## v59
## mips_core
module mips_core (
	input         clk,
	input         rst,           
	output [31:0] imem_addr,     
	input  [31:0] imem_rdata,    
	output [31:0] dmem_addr,     
	output [31:0] dmem_wdata,    
	output        dmem_we,       
	input  [31:0] dmem_rdata,    
	output        halt           
);
Size in the first run: about 4500 cells after synthesis, roughly 1400 flip-flops, ~160 I/O pins, about 0.070 mm2 of cells after synthesis.
Settings: LEC_CHECK=0, CAP_MARGIN=20, CORE_MARGIN=2, CORE_UTILIZATION=66, CTS_CLUSTER_SIZE=50, SETUP_SLACK_MARGIN=-0.31, SLEW_MARGIN=35; clock period 5.06 ns.
run.sh (not shown) runs the stock make flow with config.mk's settings and CLKGATE_MAP_FILE=.
Seen in the log of v59: GRT-0116 during global routing (5_1_grt), after which the run never completed.
> inputs changed (v59 -> v25)
- swapping 35 for 20 in SLEW_MARGIN
- clearing CTS_CLUSTER_SIZE, which used to be 50
- swapping 66 for 58 in CORE_UTILIZATION
- clearing SETUP_SLACK_MARGIN, which used to be -0.31
v25: flow complete, layout not clean; failing: negative setup slack. There was hardly any difference in mux cell area share after synthesis between v59 and v25. Standard cell area after detailed placement of v59 is on par with v25. Reported for v59 and v25, number of buffers created by CTS turned out identical to the last digit. Weighted congestion at the end of routability-driven global placement went up slightly going from v59 to v25. Yosys stat cell total: v59 vs v25 identical. Changes observed in v25 relative to v59: number of cells after detailed placement saw an increase; die size shows an increase of 14%. Going from v59 to v25, number of placement rows grew by a few percent. Going from v59 to v25, vertical extent of the die rose by 22 um, number of post-CTS setup repair buffers has decreased, area of the placeable core now sits higher.
Changes in v57 relative to v25:
- CTS_CLUSTER_SIZE: unset -> 100
- CORE_UTILIZATION: 58 -> 62
- ABC_AREA: unset -> 1
==> comparison <==
v25 ran in full, but the layout does not pass; the checks complain about negative setup slack. Ran to the end and failed final checks on negative setup slack: v57. v25 → v57: net switching power of the design shrank by 0.00031 W; final-report max-slew violation count held steady; detailed-router iteration count before antenna repair grew by 2; critical path's largest stage delay shrank by 0.11 ns. multiplexers as the main logic family after synthesis was reported by v25, and AND-OR/OR-AND gates by v57. v57 ended up with PC.wordOut[10]$_DFF_PP0_ as its end point of the critical path; v25 ended up with PC.wordOut[7]$_DFF_PP0_. Compare v57 and v25 | period utilization lower: v57. Going from v25 to v57, final cell area excluding filler cells decreased by about 2% relative to the old numbers; first-iteration DRC count increased by about 100% relative to the old numbers; global-route usage increased by 4.5 points relative to the old numbers.
--- input diff v57..v51 ---
- CORE_UTILIZATION: 62 -> 61
- CAP_MARGIN: 20 -> 35
- SETUP_SLACK_MARGIN: unset -> 1.27
- ABC_AREA: 1 -> unset
- CTS_CLUSTER_SIZE: 100 -> unset
## What came out
The flow completed for v51, but it is not clean: the layout still shows negative setup slack.
From v57 to v51 the numbers moved as follows: met1 capacity usage during global routing grew by 0.67 points, total number of cells along the worst setup path down 7, time the final worst path needs with I/O delays and setup higher, fraction of standard cell area in multi-input logic has decreased, wire length the detailed router placed on met1 down about 5.6%.
> inputs changed (v51 -> v32)
- CORE_MARGIN: 2 -> 3
- SETUP_SLACK_MARGIN: 1.27 -> 1.46
- ABC_AREA: unset -> 0
- HOLD_SLACK_MARGIN: unset -> 0.27
- SLEW_MARGIN: 20 -> 35
- CTS_CLUSTER_SIZE: unset -> 15
- CORE_UTILIZATION: 61 -> 64
- CAP_MARGIN: 35 -> 20
- PLACE_DENSITY_LB_ADDON: unset -> 0.08
- CELL_PAD_IN_SITES_DETAIL_PLACEMENT: unset -> 0
[summary]
v32 got as far as global routing (5_1_grt), where a tool error ended the run.
v51 finished all stages; however, its layout fails the closing checks, the failures being negative setup slack.
Min initial core utilization across v51 and v32: v51
v32 against v51; core box area is down by a few percent.
Of v51 and v32, the run reporting the lower total placed instance area was v32.
Die size shrinks by a few percent when moving from v51 to v32.
Compared with v51, post-cts sizing count in v32 decreased by more than a quarter.
Diff v51..v32 | share of cell area taken by muxes after synthesis | unchanged

yarrow:
mips_core again, from the RTL that the note above started with.
// mips_core
module mips_core (
	input         clk,
	input         rst,           
	output [31:0] imem_addr,     
	input  [31:0] imem_rdata,    
	output [31:0] dmem_addr,     
	output [31:0] dmem_wdata,    
	output        dmem_we,       
	input  [31:0] dmem_rdata,    
	output        halt           
);
==> flow/config.mk <==
export PLATFORM = sky130hd
export DESIGN_NAME = mips_core
export DESIGN_NICKNAME = mips_core
export VERILOG_FILES = /design/flow/design.v
export SDC_FILE = /design/flow/constraint.sdc
export NUM_CORES = 4
export LEC_CHECK = 0
export ABC_AREA = 0
export CAP_MARGIN = 10
export CELL_PAD_IN_SITES_DETAIL_PLACEMENT = 2
export CELL_PAD_IN_SITES_GLOBAL_PLACEMENT = 2
export CORE_ASPECT_RATIO = 1.64
export CORE_MARGIN = 10
export CORE_UTILIZATION = 57
export CTS_CLUSTER_DIAMETER = 311
export CTS_CLUSTER_SIZE = 34
export GPL_ROUTABILITY_DRIVEN = 0
export GPL_TIMING_DRIVEN = 1
export HOLD_SLACK_MARGIN = -0.01
export PLACE_DENSITY_LB_ADDON = 0.15
export SLEW_MARGIN = 35
==> flow/constraint.sdc <==
create_clock -name core_clock -period 7.11 [get_ports {clk}]
set_input_delay 1.4220 -clock core_clock [delete_from_list [all_inputs] [get_ports {clk}]]
set_output_delay 1.4220 -clock core_clock [all_outputs]
set_load 0.01 [all_outputs]
yarrow did not finish; the tool stopped in 3_5_place_dp with error DPL-0033.
For raven, these inputs were changed with respect to yarrow:
- a deleted ABC_AREA that had been 0
- a change of CORE_MARGIN from 10 to 2
- a change of CORE_UTILIZATION from 57 to 29
- a change of CAP_MARGIN from 10 to 20
- a deleted GPL_TIMING_DRIVEN that had been 1
- a deleted PLACE_DENSITY_LB_ADDON that had been 0.15
- a deleted CELL_PAD_IN_SITES_DETAIL_PLACEMENT that had been 2
- a change of SLEW_MARGIN from 35 to 20
- a deleted GPL_ROUTABILITY_DRIVEN that had been 0
- a deleted CTS_CLUSTER_DIAMETER that had been 311
- a deleted CORE_ASPECT_RATIO that had been 1.64
- a deleted CELL_PAD_IN_SITES_GLOBAL_PLACEMENT that had been 2
- a deleted HOLD_SLACK_MARGIN that had been -0.01
- a deleted CTS_CLUSTER_SIZE that had been 34
- a change of the clock period (ns, I/O delays scaled along) from 7.11 to 13.4
Findings:
- raven: full flow OK, the timing, DRC and antenna checks passed
- Re starting density of the core: yarrow was higher than raven.
- Comparing raven against yarrow, there is no change at all in share of flip-flops with an asynchronous set or reset.
- raven: die area is about 80% higher than what yarrow reported.
- Number of register bits inferred by synthesis came out exactly the same in raven and yarrow.
For nickel, these inputs were changed with respect to raven:
- CORE_UTILIZATION: 29 -> 66
- SLEW_MARGIN: 20 -> 35
- the clock period (ns, I/O delays scaled along): 13.4 -> 6.51
==> results <==
- nickel finished all stages; however, its layout fails the closing checks, the failures being setup timing.
- nickel vs raven — sum of routed wire segments on met1 dropped 12,000 microns.
- Changes observed in nickel relative to raven: worst clock skew higher, final instance area higher, count of cell instances traversed by the critical path higher, number of standard cells in the layout, taps in and fillers out lower.
- Between nickel and raven, it is nickel whose maximum frequency is higher, by about 20%.

== build 24 ==
Starting RTL as in the previous note.
make LEC_CHECK=0 CAP_MARGIN=15 CORE_MARGIN=2 CORE_UTILIZATION=72 CTS_CLUSTER_DIAMETER=98 CTS_CLUSTER_SIZE=41 PLACE_DENSITY=0.65 SETUP_SLACK_MARGIN=-0.3 SLEW_MARGIN=20 finish   # period 2.9 ns
What ended build 24 was a tool error in global routing (5_1_grt); the run never finished.
For build 29, these inputs were changed with respect to build 24:
--- a/flow/config.mk
+++ b/flow/config.mk
@@ -7,9 +7,9 @@
 export LEC_CHECK = 0
-export CAP_MARGIN = 15
+export CAP_MARGIN = 5
 export CORE_MARGIN = 2
 export CORE_UTILIZATION = 72
-export CTS_CLUSTER_DIAMETER = 98
+export CTS_CLUSTER_DIAMETER = 97
 export CTS_CLUSTER_SIZE = 41
 export PLACE_DENSITY = 0.65
-export SETUP_SLACK_MARGIN = -0.3
+export SETUP_SLACK_MARGIN = 0.73
 export SLEW_MARGIN = 20
==> flow/constraint.sdc <==
create_clock -name core_clock -period 3.74 [get_ports {clk}]
set_input_delay 0.7480 -clock core_clock [delete_from_list [all_inputs] [get_ports {clk}]]
set_output_delay 0.7480 -clock core_clock [all_outputs]
set_load 0.01 [all_outputs]
[summary]
Seen in the log of build 29: DPL-0033 during clock tree synthesis (4_1_cts), after which the run never completed.
Re xor-xnor portion of the synthesized cell area: no difference whatsoever between build 24 and build 29.
Re number of flops mapped to enable cells by yosys: no difference whatsoever between build 24 and build 29.
Half-perimeter wire length of the detailed placement result is lower on build 29
Post-synthesis mux area share: build 24 vs build 29 identical
Diff build 24 -> build 29: sequential cell area fraction in the yosys report now sits at about the same level; floorplan utilization now sits at about the same level; chip footprint now sits at about the same level.
Comparing build 29 against build 24, there is no change at all in basic-gate share of the synthesized area counting and, or, nand and nor cells.
Comparing build 24 with build 29, the adder-cell share of the synthesized area came out essentially unchanged.
Relative to build 29, the following input files were edited for build 18:
--- a/flow/config.mk
+++ b/flow/config.mk
@@ -7,9 +7,8 @@
 export LEC_CHECK = 0
-export CAP_MARGIN = 5
+export CAP_MARGIN = 20
 export CORE_MARGIN = 2
 export CORE_UTILIZATION = 72
-export CTS_CLUSTER_DIAMETER = 97
-export CTS_CLUSTER_SIZE = 41
-export PLACE_DENSITY = 0.65
-export SETUP_SLACK_MARGIN = 0.73
+export CTS_CLUSTER_DIAMETER = 392
+export PLACE_DENSITY = 0.41
 export SLEW_MARGIN = 20
+export TNS_END_PERCENT = 10
==> flow/constraint.sdc <==
create_clock -name core_clock -period 7.2 [get_ports {clk}]
set_input_delay 1.4400 -clock core_clock [delete_from_list [all_inputs] [get_ports {clk}]]
set_output_delay 1.4400 -clock core_clock [all_outputs]
set_load 0.01 [all_outputs]
==> comparison <==
Diff build 29..build 18 | area of the core | unchanged
Re floorplan utilization: no difference whatsoever between build 18 and build 29.
Build 18 terminated abnormally: global routing (5_1_grt) reported GRT-0116.
Comparing build 18 against build 29, there is no change at all in synthesized flop and latch total.
Compared with build 29, in build 18 die area neither gained nor lost much, routability congestion estimate from global placement lost 0.083, HPWL reported at the end of detailed placement lost about 22%, placed instance count lost 754.
Number of buffers added on ports came out exactly the same in build 18 and build 29.
Post-placement worst setup slack came out higher on build 18 than on build 29.
Build 18 vs. build 29: synthesized cell count held, simple logic cell fraction of the synthesized area held.
### build 18 -> build 76
--- a/flow/config.mk
+++ b/flow/config.mk
@@ -9,6 +9,4 @@
 export CORE_MARGIN = 2
-export CORE_UTILIZATION = 72
-export CTS_CLUSTER_DIAMETER = 392
-export PLACE_DENSITY = 0.41
+export CORE_UTILIZATION = 62
+export CTS_CLUSTER_DIAMETER = 396
 export SLEW_MARGIN = 20
-export TNS_END_PERCENT = 10
==> flow/constraint.sdc <==
create_clock -name core_clock -period 5.06 [get_ports {clk}]
set_input_delay 1.0120 -clock core_clock [delete_from_list [all_inputs] [get_ports {clk}]]
set_output_delay 1.0120 -clock core_clock [all_outputs]
set_load 0.01 [all_outputs]
[summary]
Status build 76: flow complete, layout not clean - setup timing. Diff build 18 -> build 76: area after synthesis was more or less identical, CTS sink count was more or less identical, final weighted congestion in routability-driven placement went down by 0.016.
Relative to build 76, the following input files were edited for build 9:
--- a/flow/config.mk
+++ b/flow/config.mk
@@ -9,4 +9,3 @@
 export CORE_MARGIN = 2
-export CORE_UTILIZATION = 62
-export CTS_CLUSTER_DIAMETER = 396
+export CORE_UTILIZATION = 65
 export SLEW_MARGIN = 20
==> flow/constraint.sdc <==
create_clock -name core_clock -period 10.5 [get_ports {clk}]
set_input_delay 2.1000 -clock core_clock [delete_from_list [all_inputs] [get_ports {clk}]]
set_output_delay 2.1000 -clock core_clock [all_outputs]
set_load 0.01 [all_outputs]
## What came out
Build 9 ended with every stage complete and zero timing, DRC or antenna violations.
Comparing worst setup slack for build 76 and build 9, the bigger number came from build 9.
Pin slew with the least headroom to its limit was lower in the run labelled build 9.
Largest net degree at the start of global routing, build 76 and build 9: smaller value in build 76
Worst setup timing slack at the placement stage: build 9 > build 76
Compared to build 76, build 9 has combinational power about 70% lower.
Summary: post-route total power, build 9 better than build 76

Setup of 08-12:
mips_core again, from the RTL that the note above started with.
Settings: LEC_CHECK=0, ABC_AREA=1, CAP_MARGIN=20, CELL_PAD_IN_SITES_DETAIL_PLACEMENT=2, CELL_PAD_IN_SITES_GLOBAL_PLACEMENT=2, CORE_ASPECT_RATIO=0.7, CORE_MARGIN=6, CORE_UTILIZATION=63, GPL_ROUTABILITY_DRIVEN=0, GPL_TIMING_DRIVEN=0, MAX_ROUTING_LAYER=met5, SETUP_SLACK_MARGIN=-0.01, SLEW_MARGIN=20; clock period 10.0 ns.
Seen in the log of 08-12: GPL-0301 during global placement without I/O, after which the run never completed.
Modified inputs, 09-18 compared to 08-12
- a change of CORE_UTILIZATION from 63 to 40
- a deleted GPL_ROUTABILITY_DRIVEN that had been 0
- a change of CORE_MARGIN from 6 to 2
- a deleted GPL_TIMING_DRIVEN that had been 0
- a deleted SETUP_SLACK_MARGIN that had been -0.01
- a deleted ABC_AREA that had been 1
- a deleted CELL_PAD_IN_SITES_GLOBAL_PLACEMENT that had been 2
- a deleted CORE_ASPECT_RATIO that had been 0.7
- a deleted CELL_PAD_IN_SITES_DETAIL_PLACEMENT that had been 2
- a deleted MAX_ROUTING_LAYER that had been met5
--- outcome ---
- | horizontal extent of the die | 09-18 vs 08-12 | 1.4% higher |
- Diff 08-12 -> 09-18 | post-synthesis share of cell area spent on xor and xnor gates | increase of 0.23 points
- Area figure in the yosys stat output was lower in 09-18 than in 08-12.
- Instance tally after logic synthesis (08-12 / 09-18): 1.7
- Against 08-12, 09-18 comes in about 60% higher on number of unique standard cell types used by synthesis.
- Proportion of synthesized chip area in sequential cells in 09-18 vs 08-12: up 1.7 points
- 09-18 finished every stage and its layout cleared the timing, DRC and antenna checks.
- 09-18 against 08-12; die size is up by more than a quarter.
- Lower vertical die size goes to 08-12 over 09-18.

== oak ==
Starting RTL as in the previous note.
==> flow/config.mk <==
export PLATFORM = sky130hd
export DESIGN_NAME = mips_core
export DESIGN_NICKNAME = mips_core
export VERILOG_FILES = /design/flow/design.v
export SDC_FILE = /design/flow/constraint.sdc
export NUM_CORES = 4
export LEC_CHECK = 0
export CAP_MARGIN = 20
export CORE_MARGIN = 2
export CORE_UTILIZATION = 40
export SLEW_MARGIN = 20
==> flow/constraint.sdc <==
create_clock -name core_clock -period 9.11 [get_ports {clk}]
set_input_delay 1.8220 -clock core_clock [delete_from_list [all_inputs] [get_ports {clk}]]
set_output_delay 1.8220 -clock core_clock [all_outputs]
set_load 0.01 [all_outputs]
oak went all the way through the flow, and no timing, DRC or antenna check failed.
Setup changes, oak to pine
# oak
export LEC_CHECK = 0
export CAP_MARGIN = 20
export CORE_MARGIN = 2
export CORE_UTILIZATION = 40
export SLEW_MARGIN = 20
create_clock -name core_clock -period 9.11 [get_ports {clk}]
# pine
export LEC_CHECK = 0
export CAP_MARGIN = 20
export CORE_MARGIN = 2
export CORE_UTILIZATION = 40
export SLEW_MARGIN = 20
create_clock -name core_clock -period 7.1 [get_ports {clk}]
### Flow results
- On pine: met3 layer wire length in the routed design is about 6% lower than what oak gave.
- Summary: maximum frequency from static timing analysis, pine better than oak
- Compared with oak, in pine clock skew lower; core utilization higher; number of filler cells placed in the layout lower.
#### Input delta (birch over pine)
# pine
export LEC_CHECK = 0
export CAP_MARGIN = 20
export CORE_MARGIN = 2
export CORE_UTILIZATION = 40
export SLEW_MARGIN = 20
create_clock -name core_clock -period 7.1 [get_ports {clk}]
# birch
export LEC_CHECK = 0
export CAP_MARGIN = 20
export CORE_MARGIN = 2
export CORE_UTILIZATION = 70
export CTS_CLUSTER_DIAMETER = 343
export CTS_CLUSTER_SIZE = 18
export SLEW_MARGIN = 35
create_clock -name core_clock -period 6.51 [get_ports {clk}]
==> results <==
pine: no failed stages, no open violations at the end. No final results exist for birch, since it was stopped by error GRT-0232 during global routing. pine → birch: full die area decreased 76000 sq um, part of the Yosys area used for sequential elements essentially unchanged, placeable core area decreased 43%, total cell area at the placement stage decreased about 0.7%. Comparing birch against pine, there is no change at all in number of different library cells in the post-synthesis netlist. Compare birch and pine | post-detailed-placement half-perimeter wirelength lower: pine. Compared with pine, birch shows a row count that is 37 lower. Chip height in birch vs pine: down about 24%. In birch the number of placed instances, taps included turned out about 13% lower than in pine. In birch, number of H-tree levels is lower than in pine. | quantity of gates resized following cts | lower: pine |.
Inputs modified between birch and maple:
# birch
export LEC_CHECK = 0
export CAP_MARGIN = 20
export CORE_MARGIN = 2
export CORE_UTILIZATION = 70
export CTS_CLUSTER_DIAMETER = 343
export CTS_CLUSTER_SIZE = 18
export SLEW_MARGIN = 35
create_clock -name core_clock -period 6.51 [get_ports {clk}]
# maple
export LEC_CHECK = 0
export ABC_AREA = 0
export CAP_MARGIN = 20
export CELL_PAD_IN_SITES_DETAIL_PLACEMENT = 0
export CORE_MARGIN = 2
export CORE_UTILIZATION = 66
export CTS_CLUSTER_SIZE = 46
export SLEW_MARGIN = 35
create_clock -name core_clock -period 5.53 [get_ports {clk}]
--- outcome ---
maple against birch: total half-perimeter wirelength after legalization and detailed placement rose about 15%; die area climbed about 6%; number of placed instances with taps included increased about 6.6%; final weighted congestion in routability-driven placement rose by about 2%.
Re area figure in the yosys stat output: no difference whatsoever between birch and maple.
Run status, maple: aborted in clock tree synthesis, error DPL-0033
As far as cell total in the yosys stat output goes, birch and maple are indistinguishable; the numbers are identical.
--- input diff maple..cedar ---
# maple
export LEC_CHECK = 0
export ABC_AREA = 0
export CAP_MARGIN = 20
export CELL_PAD_IN_SITES_DETAIL_PLACEMENT = 0
export CORE_MARGIN = 2
export CORE_UTILIZATION = 66
export CTS_CLUSTER_SIZE = 46
export SLEW_MARGIN = 35
create_clock -name core_clock -period 5.53 [get_ports {clk}]
# cedar
export LEC_CHECK = 0
export CAP_MARGIN = 20
export CORE_MARGIN = 2
export CORE_UTILIZATION = 70
export CTS_CLUSTER_SIZE = 18
export SLEW_MARGIN = 20
create_clock -name core_clock -period 5.82 [get_ports {clk}]
Results
cedar: it failed with a tool error in global routing, so there are no final results.
As far as xor and xnor area share after synthesis goes, maple and cedar are indistinguishable; the numbers are identical.
From maple to cedar, number of I/O port buffers did not move at all.
Comparing maple against cedar, there is no change at all in count of flip-flops with a built-in enable after synthesis.
On area enclosed by the die boundary: between cedar and maple, it ends up lower for cedar.
Changes observed in cedar relative to maple: width of the die shows a reduction of 2.9%; core region area dropped about 5.4%; number of placement rows decreased by 3 relative to the old numbers.
cedar vs maple — placer congestion estimate rose about 5%.
Power is estimated from default activity; no workload was simulated.
